// decode
module decode(
	clk		,
	rst_n		,
	data_in	,
	data_out	
	);
	input clk;
	input rst_n;
	input [1:0] data_in;	 
	output reg data_out;
	wire [1:0] dis_00,dis_01,dis_10,dis_11;
	wire [31:0] add_1,add_2,add_3,add_4,add_5,add_6,add_7,add_8;
	reg [9:0]	path_s0,path_s1,path_s2,path_s3;   
	reg [31:0]	dis_s0,dis_s1,dis_s2,dis_s3;
	reg [19:0]count_clear;
	assign dis_00=data_in[1]+data_in[0];
	assign dis_01=data_in[1]+(data_in[0]^1'b1);
	assign dis_10=(data_in[1]^1'b1)+data_in[0];
	assign dis_11=(data_in[1]^1'b1)+(data_in[0]^1'b1);
	always @(posedge clk or negedge rst_n)
		if (rst_n==1'b0)
			count_clear<=20'b0;
		else if (count_clear>=20'd50000)
			count_clear<=20'b0;
		else
			count_clear<=count_clear+1'b1;
	assign add_1=dis_00+dis_s0;  
	assign add_2=dis_11+dis_s2;
	always @(posedge clk or negedge rst_n)
	begin
		if (rst_n==1'b0) 
			begin
				path_s0=10'b0;
				dis_s0=32'b0;
			end
		else if (count_clear==20'd50000)
			begin
				path_s0=10'b0;
				dis_s0=32'b0;
			end
		else if (add_1<=add_2)
			begin
				path_s0<={path_s0[8:0],1'b0};
				dis_s0<=add_1;
			end
		else 
			begin
				path_s0<={path_s2[8:0],1'b0};
				dis_s0<=add_2;
			end
	end
	assign add_3=dis_11+dis_s0;
	assign add_4=dis_00+dis_s2;
	always @(posedge clk or negedge rst_n)
	begin
		if (rst_n==1'b0) 
			begin
				path_s1=10'b0;
				dis_s1=32'b0;
			end
		else if (count_clear==20'd50000)
			begin
				path_s1=10'b0;
				dis_s1=32'b0;
			end
		else if (add_3<=add_4)
			begin
				path_s1<={path_s0[8:0],1'b1};
				dis_s1<=add_3;
			end
		else 
			begin
				path_s1<={path_s2[8:0],1'b1};
				dis_s1<=add_4;
			end
	end
	assign add_5=dis_01+dis_s1;
	assign add_6=dis_10+dis_s3;
	always @(posedge clk or negedge rst_n)
  ...
Size in the first run: roughly 2,300 cells after synthesis, about 180 flip-flops, about 19,000 um^2 of cells after synthesis.
==> flow/config.mk <==
export PLATFORM = sky130hd
export DESIGN_NAME = decode
export DESIGN_NICKNAME = decode
export VERILOG_FILES = /design/flow/design.v
export SDC_FILE = /design/flow/constraint.sdc
export NUM_CORES = 4
export LEC_CHECK = 0
export CAP_MARGIN = 20
export CORE_ASPECT_RATIO = 0.87
export CORE_MARGIN = 9
export CORE_UTILIZATION = 61
export CTS_CLUSTER_DIAMETER = 397
export CTS_CLUSTER_SIZE = 98
export PLACE_DENSITY = 0.39
export SETUP_SLACK_MARGIN = -0.14
export SLEW_MARGIN = 40
export TNS_END_PERCENT = 25
==> flow/constraint.sdc <==
create_clock -name core_clock -period 6.0 [get_ports {clk}]
set_input_delay 1.2000 -clock core_clock [delete_from_list [all_inputs] [get_ports {clk}]]
set_output_delay 1.2000 -clock core_clock [all_outputs]
set_load 0.01 [all_outputs]
run.sh (not shown) runs the stock make flow with config.mk's settings and CLKGATE_MAP_FILE=.
The starting point completed without violations.
Rerun with:
- CORE_ASPECT_RATIO: 0.87 -> not set
- CORE_MARGIN: 9 -> 7
- CORE_UTILIZATION: 61 -> 40
- CTS_CLUSTER_DIAMETER: 397 -> 195
- CTS_CLUSTER_SIZE: 98 -> not set
- HOLD_SLACK_MARGIN: not set -> 0.18
- PLACE_DENSITY: 0.39 -> not set
- SETUP_SLACK_MARGIN: -0.14 -> not set
- SLEW_MARGIN: 40 -> 20
- TNS_END_PERCENT: 25 -> not set
=> The changed run completed without violations; synthesized cell count is unchanged; via count is lower by 1.4%; sequential share of layout area is lower by 0.73 points; final cell count is higher by 9.7%; flip-flop count is unchanged; clock skew falls by 0.015 ns; setup slack gets better by 0.075 ns.
Rerun with:
- CORE_ASPECT_RATIO: not set -> 0.87
- CORE_UTILIZATION: 40 -> 61
- CTS_CLUSTER_DIAMETER: 195 -> 397
- CTS_CLUSTER_SIZE: not set -> 98
- HOLD_SLACK_MARGIN: 0.18 -> not set
- PLACE_DENSITY: not set -> 0.39
- SETUP_SLACK_MARGIN: not set -> -0.12
- SLEW_MARGIN: 20 -> 40
- TNS_END_PERCENT: not set -> 25
After rerunning: Worst setup slack hardly moves. Critical path depth went down by 10. Die area went down by a quarter to a third. Design area went down by a few percent. Cell count went down by a little under a tenth. Maximum frequency is about the same. Routed wire length went down by a few percent.
Rerun with:
- CELL_PAD_IN_SITES_GLOBAL_PLACEMENT: not set -> 3
- CORE_ASPECT_RATIO: 0.87 -> not set
- CORE_MARGIN: 7 -> 2
- CORE_UTILIZATION: 61 -> 40
- CTS_CLUSTER_DIAMETER: 397 -> 339
- PLACE_DENSITY: 0.39 -> 0.6
- SETUP_SLACK_MARGIN: -0.12 -> not set
- SLEW_MARGIN: 40 -> 20
- TNS_END_PERCENT: 25 -> not set
- final area increases by 2.1%
- synthesized area stays the same
- routed wire length increases by 13%

## tundra
Starting RTL as in the previous note.
export LEC_CHECK = 0
export ABC_AREA = 1
export CAP_MARGIN = 35
export CORE_MARGIN = 2
export CORE_UTILIZATION = 72
export CTS_CLUSTER_DIAMETER = 98
export CTS_CLUSTER_SIZE = 90
export HOLD_SLACK_MARGIN = -0.04
export MAX_ROUTING_LAYER = met4
export PLACE_DENSITY_LB_ADDON = 0.3
export SLEW_MARGIN = 15
export TNS_END_PERCENT = 65
create_clock -name core_clock -period 4.12 [get_ports {clk}]
Stage in which a tool error killed tundra: global routing (5_1_grt).
Input-level comparison between quartz and tundra:
- a deleted HOLD_SLACK_MARGIN that had been -0.04
- a deleted ABC_AREA that had been 1
- a deleted MAX_ROUTING_LAYER that had been met4
- a change of CAP_MARGIN from 35 to 20
- a deleted CTS_CLUSTER_SIZE that had been 90
- a change of CTS_CLUSTER_DIAMETER from 98 to 27
- a change of SLEW_MARGIN from 15 to 20
- a deleted TNS_END_PERCENT that had been 65
- a change of the clock period (ns, I/O delays scaled along) from 4.12 to 4.84
[summary]
quartz: it failed with a tool error in global routing (5_1_grt), so there are no final results.
tundra: it failed with a tool error in global routing (5_1_grt), so there are no final results.
Cell count after placement (quartz over tundra): decrease, about 22%
Comparing tundra and quartz, the lower chip area estimate from yosys synthesis was measured on quartz.
Measured against each other, tundra and quartz differ in synthesized-area fraction occupied by and/or/nand/nor cells, the higher figure coming from tundra.
Taking tundra as the reference, in quartz area after detailed placement now smaller; floorplan utilization now smaller.
Inputs modified between quartz and cedar:
- CORE_UTILIZATION changed from 72 to 70
- CTS_CLUSTER_DIAMETER changed from 27 to 216
- ABC_AREA newly set to 1
- PLACE_DENSITY_LB_ADDON removed (was 0.3)
- TNS_END_PERCENT newly set to 5
- the clock period (ns, I/O delays scaled along) changed from 4.84 to 2.15
Results
- Summary of cedar over quartz: area fraction in xor and xnor cells lost 2.2 points; sequential cell area fraction in the yosys report down 1.8 points; number of standard cells reported by yosys went up; mean cell area of the mapped netlist fell 1.6 um^2.
- In cedar relative to quartz, cell count after placement had gone up by more than a quarter.
- Chip area | cedar above quartz
- Relative to quartz, global placer's final weighted congestion has increased by 11% in cedar.
- Diff quartz -> cedar | number of instances in the synthesized netlist | up by more than a quarter
- cedar did not run to completion, as it errored out during clock tree synthesis (4_1_cts).
- Going from quartz to cedar, width of the die increased 5.3%; area after synthesis increased by 1600 um^2 relative to the old numbers.
Here is what was changed in the inputs of indigo compared with cedar.
- PLACE_DENSITY newly set to 0.6
- ABC_AREA removed (was 1)
- TNS_END_PERCENT removed (was 5)
- CORE_UTILIZATION changed from 70 to 66
- CTS_CLUSTER_DIAMETER removed (was 216)
- the clock period (ns, I/O delays scaled along) changed from 2.15 to 4.84
### Flow results
Diff cedar -> indigo: mapped cell area lower, HPWL after detailed placement lower, yosys-reported design area after synthesis lower. Taking indigo over cedar, the total cells reported by yosys after synthesis ratio works out to 0.75. Ran to the end and failed final checks on negative setup slack: indigo. Summary of indigo over cedar: die footprint has decreased, post-place setup slack up 1.55 ns, synthesized area per cell up 1.6 um^2.
